Setup of job 3816:
Design comp_mult_top, start of the top module:
module comp_mult_top #(
parameter NO_MULT   = 4     ,  
parameter APB_BADDR = 0     ,  
parameter SYS_AW    = 16    ,  
parameter REG_DW    = 16       
)(
input                    clk         ,  
input                    rst_n       ,  
input      [ SYS_AW-1:0] apb_paddr   ,  
input                    apb_psel    ,  
input                    apb_penable ,  
input                    apb_pwrite  ,  
input      [REG_DW -1:0] apb_pwdata  ,  
output                   apb_pready  ,  
output reg [REG_DW -1:0] apb_prdata  ,  
output reg               apb_pslverr ,  
output reg               mem_ce      ,  
output reg               mem_we      ,  
output reg [SYS_AW -1:0] mem_addr    ,  
output reg [     8 -1:0] mem_wr_data ,  
input      [     8 -1:0] mem_rd_data    
);
localparam DWIDTH = 8 ;
localparam IDLE   = 2'b00;  
localparam RD_OPS = 2'b01;  
localparam WORK   = 2'b10;  
localparam WR_RES = 2'b11;  
reg  [       REG_DW -1:0] op1_addr      ;  
reg  [       REG_DW -1:0] op2_addr      ;  
reg  [       REG_DW -1:0] res_addr      ;  
reg  [       REG_DW -1:0] no_op         ;  
  ...
Size: ~180 flip-flops, ~89 I/O pins.
export LEC_CHECK = 0
export ABC_AREA = 1
export CAP_MARGIN = 20
export CELL_PAD_IN_SITES_DETAIL_PLACEMENT = 1
export CELL_PAD_IN_SITES_GLOBAL_PLACEMENT = 2
export CORE_ASPECT_RATIO = 1.06
export CORE_MARGIN = 9
export CORE_UTILIZATION = 40
export CTS_CLUSTER_SIZE = 88
export GPL_TIMING_DRIVEN = 0
export MAX_ROUTING_LAYER = met5
export MIN_ROUTING_LAYER = met2
export PLACE_DENSITY_LB_ADDON = 0.16
export SLEW_MARGIN = 20
create_clock -name core_clock -period 10.3 [get_ports {clk}]
run.sh (not shown) runs the stock make flow with config.mk's settings and CLKGATE_MAP_FILE=.
Job 3816: done, clean on timing, DRC and antenna
Edits applied to the flow inputs when going from job 3816 to job 2015:
# job 3816
export LEC_CHECK = 0
export ABC_AREA = 1
export CAP_MARGIN = 20
export CELL_PAD_IN_SITES_DETAIL_PLACEMENT = 1
export CELL_PAD_IN_SITES_GLOBAL_PLACEMENT = 2
export CORE_ASPECT_RATIO = 1.06
export CORE_MARGIN = 9
export CORE_UTILIZATION = 40
export CTS_CLUSTER_SIZE = 88
export GPL_TIMING_DRIVEN = 0
export MAX_ROUTING_LAYER = met5
export MIN_ROUTING_LAYER = met2
export PLACE_DENSITY_LB_ADDON = 0.16
export SLEW_MARGIN = 20
create_clock -name core_clock -period 10.3 [get_ports {clk}]
# job 2015
export LEC_CHECK = 0
export ABC_AREA = 1
export CAP_MARGIN = 20
export CELL_PAD_IN_SITES_DETAIL_PLACEMENT = 2
export CELL_PAD_IN_SITES_GLOBAL_PLACEMENT = 2
export CORE_ASPECT_RATIO = 1.06
export CORE_MARGIN = 9
export CORE_UTILIZATION = 40
export CTS_CLUSTER_SIZE = 88
export GPL_TIMING_DRIVEN = 0
export MAX_ROUTING_LAYER = met5
export MIN_ROUTING_LAYER = met1
export SLEW_MARGIN = 20
create_clock -name core_clock -period 6.94 [get_ports {clk}]
--- outcome ---
Job 3816 closes out successfully: all stages finished, all timing, DRC and antenna checks passed. Job 2015 got as far as 5_1_grt, where a tool error ended the run. In job 2015, the post-CTS setup repair buffer count came out 121 above the value in job 3816. From job 3816 to job 2015, number of standard-cell rows in the floorplan did not move at all. As far as pre-placement core utilization goes, job 3816 and job 2015 are indistinguishable; the numbers are identical. Delta (job 2015 minus job 3816): async set or reset register ratio after synthesis roughly the same, parity-gate share of the synthesized area counting xor and xnor cells roughly the same, synthesized area divided by synthesized cell count roughly the same.
Relative to job 2015, the following input files were edited for job 8686:
# job 2015
export LEC_CHECK = 0
export ABC_AREA = 1
export CAP_MARGIN = 20
export CELL_PAD_IN_SITES_DETAIL_PLACEMENT = 2
export CELL_PAD_IN_SITES_GLOBAL_PLACEMENT = 2
export CORE_ASPECT_RATIO = 1.06
export CORE_MARGIN = 9
export CORE_UTILIZATION = 40
export CTS_CLUSTER_SIZE = 88
export GPL_TIMING_DRIVEN = 0
export MAX_ROUTING_LAYER = met5
export MIN_ROUTING_LAYER = met1
export SLEW_MARGIN = 20
create_clock -name core_clock -period 6.94 [get_ports {clk}]
# job 8686
export LEC_CHECK = 0
export CAP_MARGIN = 20
export CORE_MARGIN = 2
export CORE_UTILIZATION = 40
export SLEW_MARGIN = 20
create_clock -name core_clock -period 11.4 [get_ports {clk}]
Findings:
The flow did not stop early for job 8686: all stages ran, and the layout cleared the timing, design-rule and antenna checks.
Relative to job 2015, post-DP HPWL has gone down in job 8686.
For routability-driven placement congestion ratio, dividing the value from job 2015 by the value from job 8686 gives 1.11.
Job 8686 against job 2015: pre-CTS setup slack +3.12 ns; overall die area -about 17%; share of synthesized cell area in and-or and or-and compound cells +4.3 points.
--- input diff job 8686..job 860 ---
# job 8686
export LEC_CHECK = 0
export CAP_MARGIN = 20
export CORE_MARGIN = 2
export CORE_UTILIZATION = 40
export SLEW_MARGIN = 20
create_clock -name core_clock -period 11.4 [get_ports {clk}]
# job 860
export LEC_CHECK = 0
export ABC_AREA = 1
export CAP_MARGIN = 20
export CORE_MARGIN = 2
export CORE_UTILIZATION = 69
export CTS_CLUSTER_SIZE = 95
export SLEW_MARGIN = 20
export TNS_END_PERCENT = 10
create_clock -name core_clock -period 5.37 [get_ports {clk}]
### Flow results
[flow] job 860 | stages: complete | final checks: fail | reason: setup timing
Between job 860 and job 8686, it is job 860 whose register fraction of the total cell area is lower, by 3.9 points.
Between job 860 and job 8686, it is job 860 whose number of gates resized after CTS is higher, by 217.
Higher via count among job 8686 and job 860: job 860
Initial antenna violation count (job 860 over job 8686): increase, 6
Run comparison: job 860 type of the setup path with the least slack register to register; job 8686 type of the setup path with the least slack input port to register
The run with more setup slack is job 8686; job 860 has less.
Against job 8686 as the reference, job 860 delivers a higher global-route usage.
Edits applied to the flow inputs when going from job 860 to job 1371:
# job 860
export LEC_CHECK = 0
export ABC_AREA = 1
export CAP_MARGIN = 20
export CORE_MARGIN = 2
export CORE_UTILIZATION = 69
export CTS_CLUSTER_SIZE = 95
export SLEW_MARGIN = 20
export TNS_END_PERCENT = 10
create_clock -name core_clock -period 5.37 [get_ports {clk}]
# job 1371
export LEC_CHECK = 0
export CAP_MARGIN = 20
export CORE_MARGIN = 2
export CORE_UTILIZATION = 40
export SETUP_SLACK_MARGIN = 1.74
export SLEW_MARGIN = 20
create_clock -name core_clock -period 9.39 [get_ports {clk}]
==> results <==
Job 1371 was carried through to the last stage, and its layout satisfied the timing, design-rule and antenna checks. Job 860 ended up with met5 as its highest metal layer used by the detailed router; job 1371 ended up with met4. Job 1371 against job 860; mean post-synth cell area is up by more than 10%. Job 1371 ended with less utilization after layout than job 860. | flip-flop and latch share of the layout cell area | job 1371 vs job 860 | 2.9 points higher |. Between job 1371 and job 860, final total power is higher for job 860, job 1371 comes in under that. Measured against each other, job 1371 and job 860 differ in initial core utilization, the lower figure coming from job 1371. Of the two values seen for start point of the critical path, data_reg[8] was produced by job 860 and mem_rd_data[2] by job 1371.

Starting RTL as in the previous note.
Settings: LEC_CHECK=0, ABC_AREA=0, CAP_MARGIN=15, CORE_MARGIN=2, CORE_UTILIZATION=72, CTS_CLUSTER_SIZE=40, GPL_ROUTABILITY_DRIVEN=0, GPL_TIMING_DRIVEN=1, HOLD_SLACK_MARGIN=-0.05, SLEW_MARGIN=20; clock period 6.71 ns.
The baseline ran to the end with violations: negative setup slack.
Then changed:
- CAP_MARGIN: 15 -> 25
- CORE_MARGIN: 2 -> 8
- CORE_UTILIZATION: 72 -> 41
- HOLD_SLACK_MARGIN: -0.05 -> 0.19
- PLACE_DENSITY: default -> 0.59
- SETUP_SLACK_MARGIN: default -> 0.67
- clock period: 6.71 -> 9.98 ns (I/O delays scaled with it)
Result:
- The changed run passed the timing, design-rule and antenna checks
- non-clock buffer count goes down by 293
- utilization went down by 45 points
- design area came out lower by 12%
- register-to-register slack is better by 3.0 ns
- die area came out higher by 92%
- worst setup slack improves by 2.4 ns
- total power goes down by 49%
- sequential cell count is unchanged
- sequential power shrinks by 33%
- clock power drops by 35%
- count of clock-buffer cells in the layout does not change

== run A ==
comp_mult_top again, from the RTL that the note above started with.
clock: 5.15 ns
lec_check: 0
abc_area: 1
cap_margin: 20
core_margin: 2
core_utilization: 67
cts_cluster_size: 98
place_density: 0.41
setup_slack_margin: 1.24
slew_margin: 20
tns_end_percent: 5
Status run A: flow complete, layout not clean - negative setup slack
Inputs modified between run A and run B:
Settings: a deleted SETUP_SLACK_MARGIN that had been 1.24; a deleted ABC_AREA that had been 1; a deleted PLACE_DENSITY that had been 0.41; a deleted TNS_END_PERCENT that had been 5; a change of CORE_UTILIZATION from 67 to 33; a deleted CTS_CLUSTER_SIZE that had been 98; a change of the clock period (ns, I/O delays scaled along) from 5.15 to 9.39.
- Summary: number of DRC violations after detailed-routing iteration 0, run B better than run A
- Run B finished end to end and its layout was clean on timing, DRC and antenna.
- Taking run A as the reference, in run B wire length of the first global-routing pass fell 28%; switching component of the power increased about 7%; cell area down about 20%.
- Comparing run B and run A, wire length is lower on run B.
- Run B vs run A — critical path depth dropped 6.
- Taking run A over run B, the synthesis area per yosys ratio works out to 1.08.
- Between run B and run A, the number of clock buffer instances in the layout figures differ only marginally.
- Run B ended with more area enclosed by the die boundary than run A.
diff inputs: run B => run C
Settings: an added SETUP_SLACK_MARGIN of 1.78; an added PLACE_DENSITY_LB_ADDON of 0.0; an added CTS_CLUSTER_SIZE of 51; a change of CORE_UTILIZATION from 33 to 71; a change of the clock period (ns, I/O delays scaled along) from 9.39 to 6.18.
Results
Status: run C FAILED at global routing (tool error)
Lower number of post-CTS setup repair buffers was reported by run B, not run C.
Run B -> run C: cell count after synthesis delta 0, exact match
Going from run B to run C, the die area was shrunk.
Delta (run C minus run B): floorplan row count fell by about 32%; number of buffers added by the clock tree synthesis step stayed essentially flat; starting density of the core rose by 39 points; routability-driven placement congestion ratio rose by 10%.
The run showing the smaller horizontal extent of the die is run C.
Compared run C vs run B, and instance count after placement with tap cells included is down in run C.
Compare run B and run C | vertical die dimension lower: run C
#### Input delta (run D over run C)
Settings: CTS_CLUSTER_SIZE: 51 -> unset; CORE_UTILIZATION: 71 -> 72; PLACE_DENSITY_LB_ADDON: 0.0 -> 0.25; SETUP_SLACK_MARGIN: 1.78 -> unset; the clock period (ns, I/O delays scaled along): 6.18 -> 7.27.
Although run D finished all stages, its layout failed final checks on negative setup slack.
From run D to run C, adder and majority cell fraction of the synthesized area did not move at all.
Core box area went down slightly going from run C to run D.
Lower placed instance area goes to run D over run C.
Netlist area before placement across run C and run D: no real change.
The die boundary height of run D falls short of that of run C by about 0.7%.
Per the comparison of run D with run C, floorplan core density rose 0.58 points, setup fix buffers added after clock tree synthesis fell 21, sink count of the clock tree about even.
Re gate count of the mapped netlist: no difference whatsoever between run C and run D.
In the tables for run C and run D, die size reads higher with run C.
From run D to run C, sequential area share after synthesis did not move at all.

## JK
comp_mult_top again, from the RTL that the note above started with.
## comp_mult_top
module comp_mult_top #(
parameter NO_MULT   = 4     ,  
parameter APB_BADDR = 0     ,  
parameter SYS_AW    = 16    ,  
parameter REG_DW    = 16       
)(
input                    clk         ,  
input                    rst_n       ,  
input      [ SYS_AW-1:0] apb_paddr   ,  
input                    apb_psel    ,  
input                    apb_penable ,  
input                    apb_pwrite  ,  
input      [REG_DW -1:0] apb_pwdata  ,  
output                   apb_pready  ,  
output reg [REG_DW -1:0] apb_prdata  ,  
output reg               apb_pslverr ,  
output reg               mem_ce      ,  
output reg               mem_we      ,  
output reg [SYS_AW -1:0] mem_addr    ,  
output reg [     8 -1:0] mem_wr_data ,  
input      [     8 -1:0] mem_rd_data    
);
==> flow/config.mk <==
export PLATFORM = sky130hd
export DESIGN_NAME = comp_mult_top
export DESIGN_NICKNAME = comp_mult_top
export VERILOG_FILES = /design/flow/design.v
export SDC_FILE = /design/flow/constraint.sdc
export NUM_CORES = 4
export LEC_CHECK = 0
export CAP_MARGIN = 25
export CELL_PAD_IN_SITES_DETAIL_PLACEMENT = 2
export CELL_PAD_IN_SITES_GLOBAL_PLACEMENT = 3
export CORE_ASPECT_RATIO = 1.59
export CORE_MARGIN = 6
export CORE_UTILIZATION = 64
export CTS_CLUSTER_DIAMETER = 22
export GPL_TIMING_DRIVEN = 1
export HOLD_SLACK_MARGIN = -0.05
export MAX_ROUTING_LAYER = met5
export PLACE_DENSITY = 0.93
export SETUP_SLACK_MARGIN = -0.74
export SLEW_MARGIN = 10
export TNS_END_PERCENT = 40
==> flow/constraint.sdc <==
create_clock -name core_clock -period 7.83 [get_ports {clk}]
set_input_delay 1.5660 -clock core_clock [delete_from_list [all_inputs] [get_ports {clk}]]
set_output_delay 1.5660 -clock core_clock [all_outputs]
set_load 0.01 [all_outputs]
JK: it failed with a tool error in 3_1_place_gp_skip_io, so there are no final results.
What MS does differently from JK at the input level:
==> flow/config.mk <==
export PLATFORM = sky130hd
export DESIGN_NAME = comp_mult_top
export DESIGN_NICKNAME = comp_mult_top
export VERILOG_FILES = /design/flow/design.v
export SDC_FILE = /design/flow/constraint.sdc
export NUM_CORES = 4
export LEC_CHECK = 0
export CAP_MARGIN = 20
export CORE_MARGIN = 2
export CORE_UTILIZATION = 64
export SETUP_SLACK_MARGIN = 2.27
export SLEW_MARGIN = 20
==> flow/constraint.sdc <==
create_clock -name core_clock -period 8.42 [get_ports {clk}]
set_input_delay 1.6840 -clock core_clock [delete_from_list [all_inputs] [get_ports {clk}]]
set_output_delay 1.6840 -clock core_clock [all_outputs]
set_load 0.01 [all_outputs]
Results
- MS: no failed stages, no open violations at the end
- JK -> MS: synthesized area delta 0, exact match
- Placement row count in MS is 17 lower than in JK
- Measured against each other, MS and JK differ in overall chip area, the lower figure coming from MS.
Input-level comparison between AL and MS:
--- a/flow/config.mk
+++ b/flow/config.mk
@@ -10,2 +10 @@
-export CORE_UTILIZATION = 64
-export SETUP_SLACK_MARGIN = 2.27
+export CORE_UTILIZATION = 52
==> flow/constraint.sdc <==
create_clock -name core_clock -period 5.52 [get_ports {clk}]
set_input_delay 1.1040 -clock core_clock [delete_from_list [all_inputs] [get_ports {clk}]]
set_output_delay 1.1040 -clock core_clock [all_outputs]
set_load 0.01 [all_outputs]
==> comparison <==
Sort AL and MS by number of fill cells, ascending, and MS comes first. The final reports for AL and MS show switching share of total power higher in the former. What AL reported for well tap count has to be multiplied by 0.831 to get the figure for MS. Status AL: flow complete, layout not clean - negative setup slack. AL has share of total power in combinational logic above what MS had. Looking at per-cell via count in the routed design, AL sits 7.9% below MS.
diff inputs: AL => TR
--- a/flow/config.mk
+++ b/flow/config.mk
@@ -10 +10 @@
-export CORE_UTILIZATION = 52
+export CORE_UTILIZATION = 40
==> flow/constraint.sdc <==
create_clock -name core_clock -period 9.39 [get_ports {clk}]
set_input_delay 1.8780 -clock core_clock [delete_from_list [all_inputs] [get_ports {clk}]]
set_output_delay 1.8780 -clock core_clock [all_outputs]
set_load 0.01 [all_outputs]
Findings:
- Of AL and TR, AL shows the higher area overhead of the layout relative to synthesis, with TR below it.
- Run comparison: AL standard cell with the maximum stage delay on the critical path sky130_fd_sc_hd__or4b_4; TR standard cell with the maximum stage delay on the critical path sky130_fd_sc_hd__or4b_2
- Relative to AL, TR improves power dissipated by switching net loads.
- From AL to TR the numbers moved as follows: wire length of the first global-routing pass lower, proportion of power drawn by combinational gates down 11 points, final core area utilization went down 22 points.
- TR: all stages complete, timing, DRC and antenna checks passed
- Comparing AL and TR, the lower buffer-and-inverter tally for the worst setup path was measured on TR.
- Transition time at the pin with the least slew margin sits lower in TR than in AL.
- Diff AL -> TR: final area now smaller, met2 routing resource usage after global routing now smaller, non-clock buffer instance count of the final layout now smaller.

Setup of v41:
Starting RTL as in the previous note.
==> flow/config.mk <==
export PLATFORM = sky130hd
export DESIGN_NAME = comp_mult_top
export DESIGN_NICKNAME = comp_mult_top
export VERILOG_FILES = /design/flow/design.v
export SDC_FILE = /design/flow/constraint.sdc
export NUM_CORES = 4
export LEC_CHECK = 0
export CAP_MARGIN = 20
export CORE_MARGIN = 2
export CORE_UTILIZATION = 16
export MAX_ROUTING_LAYER = met5
export MIN_ROUTING_LAYER = met2
export PLACE_DENSITY_LB_ADDON = 0.21
export SLEW_MARGIN = 15
==> flow/constraint.sdc <==
create_clock -name core_clock -period 10.0 [get_ports {clk}]
set_input_delay 2.0000 -clock core_clock [delete_from_list [all_inputs] [get_ports {clk}]]
set_output_delay 2.0000 -clock core_clock [all_outputs]
set_load 0.01 [all_outputs]
> inputs changed (v41 -> v53)
# v41
export LEC_CHECK = 0
export CAP_MARGIN = 20
export CORE_MARGIN = 2
export CORE_UTILIZATION = 16
export MAX_ROUTING_LAYER = met5
export MIN_ROUTING_LAYER = met2
export PLACE_DENSITY_LB_ADDON = 0.21
export SLEW_MARGIN = 15
create_clock -name core_clock -period 10.0 [get_ports {clk}]
# v53
export LEC_CHECK = 0
export CAP_MARGIN = 15
export CELL_PAD_IN_SITES_GLOBAL_PLACEMENT = 0
export CORE_MARGIN = 2
export CORE_UTILIZATION = 67
export CTS_CLUSTER_DIAMETER = 334
export CTS_CLUSTER_SIZE = 41
export SLEW_MARGIN = 20
export TNS_END_PERCENT = 10
create_clock -name core_clock -period 10.0 [get_ports {clk}]
Findings:
- On power, v53 does better than v41.
- Final worst clock skew in v53 is 0.016 ns above v41.
- Summary of v53 over v41: peak ir drop on the vdd network increased by 0.0095 mV relative to the old numbers; die footprint decreased by about 80% relative to the old numbers.
- Register-to-register slack ends up higher on v41.
- In the metrics for v53 and v41, the one carrying the higher proportion of power drawn by flip-flops and latches is v53.
- On data required time at the worst endpoint, the higher figure sits with v41, not v53.
- Compared with v41, v53 shows net total in the final layout that has gone down slightly.
- Flop share of the area delta for v53 relative to v41: 1.5 points higher
- Wire length on met2: v53 vs v41 down 29%
Input changes introduced in v40 (baseline for comparison: v53):
# v53
export LEC_CHECK = 0
export CAP_MARGIN = 15
export CELL_PAD_IN_SITES_GLOBAL_PLACEMENT = 0
export CORE_MARGIN = 2
export CORE_UTILIZATION = 67
export CTS_CLUSTER_DIAMETER = 334
export CTS_CLUSTER_SIZE = 41
export SLEW_MARGIN = 20
export TNS_END_PERCENT = 10
create_clock -name core_clock -period 10.0 [get_ports {clk}]
# v40
export LEC_CHECK = 0
export CAP_MARGIN = 20
export CORE_ASPECT_RATIO = 1.76
export CORE_MARGIN = 2
export CORE_UTILIZATION = 16
export HOLD_SLACK_MARGIN = 0.25
export MAX_ROUTING_LAYER = met5
export MIN_ROUTING_LAYER = met2
export PLACE_DENSITY_LB_ADDON = 0.21
export SLEW_MARGIN = 15
export TNS_END_PERCENT = 45
create_clock -name core_clock -period 10.0 [get_ports {clk}]
[summary]
v40 completed every stage of the flow, and the final layout passed the timing, design-rule and antenna checks. Worst hold margin ends up lower on v53. NOTE switching component of the power v53->v40 increased by more than 10%. Per the comparison of v40 with v53, total wirelength of the detailed-routed design grew by about 40%, critical path depth rose 1, detailed-route vias per instance now sits lower. v53 and v40 ended up with roughly the same portion of the layout cell area used by non-clock buffers. v40 vs. v53: design area has increased; count of non-filler cells in the finished layout has increased; met2 track demand over resource in global routing fell by 33 points; wire length per cell after detailed routing went down about 2.5%; utilization lower.
[inputs] v33 vs v40
# v40
export LEC_CHECK = 0
export CAP_MARGIN = 20
export CORE_ASPECT_RATIO = 1.76
export CORE_MARGIN = 2
export CORE_UTILIZATION = 16
export HOLD_SLACK_MARGIN = 0.25
export MAX_ROUTING_LAYER = met5
export MIN_ROUTING_LAYER = met2
export PLACE_DENSITY_LB_ADDON = 0.21
export SLEW_MARGIN = 15
export TNS_END_PERCENT = 45
create_clock -name core_clock -period 10.0 [get_ports {clk}]
# v33
export LEC_CHECK = 0
export CAP_MARGIN = 20
export CORE_MARGIN = 2
export CORE_UTILIZATION = 40
export SLEW_MARGIN = 20
create_clock -name core_clock -period 10.0 [get_ports {clk}]
==> results <==
v33: all stages complete, timing, DRC and antenna checks passed
The combinational power in v33 sits about 5% below the value recorded for v40.
Register-to-register slack: lower on v33
Comparing v33 and v40, area added between synthesis and finish is lower on v33.
Taking v40 as the reference point, the initial cell density of the core of v33 rises by 25 points.
Power is estimated from default activity; no workload was simulated.
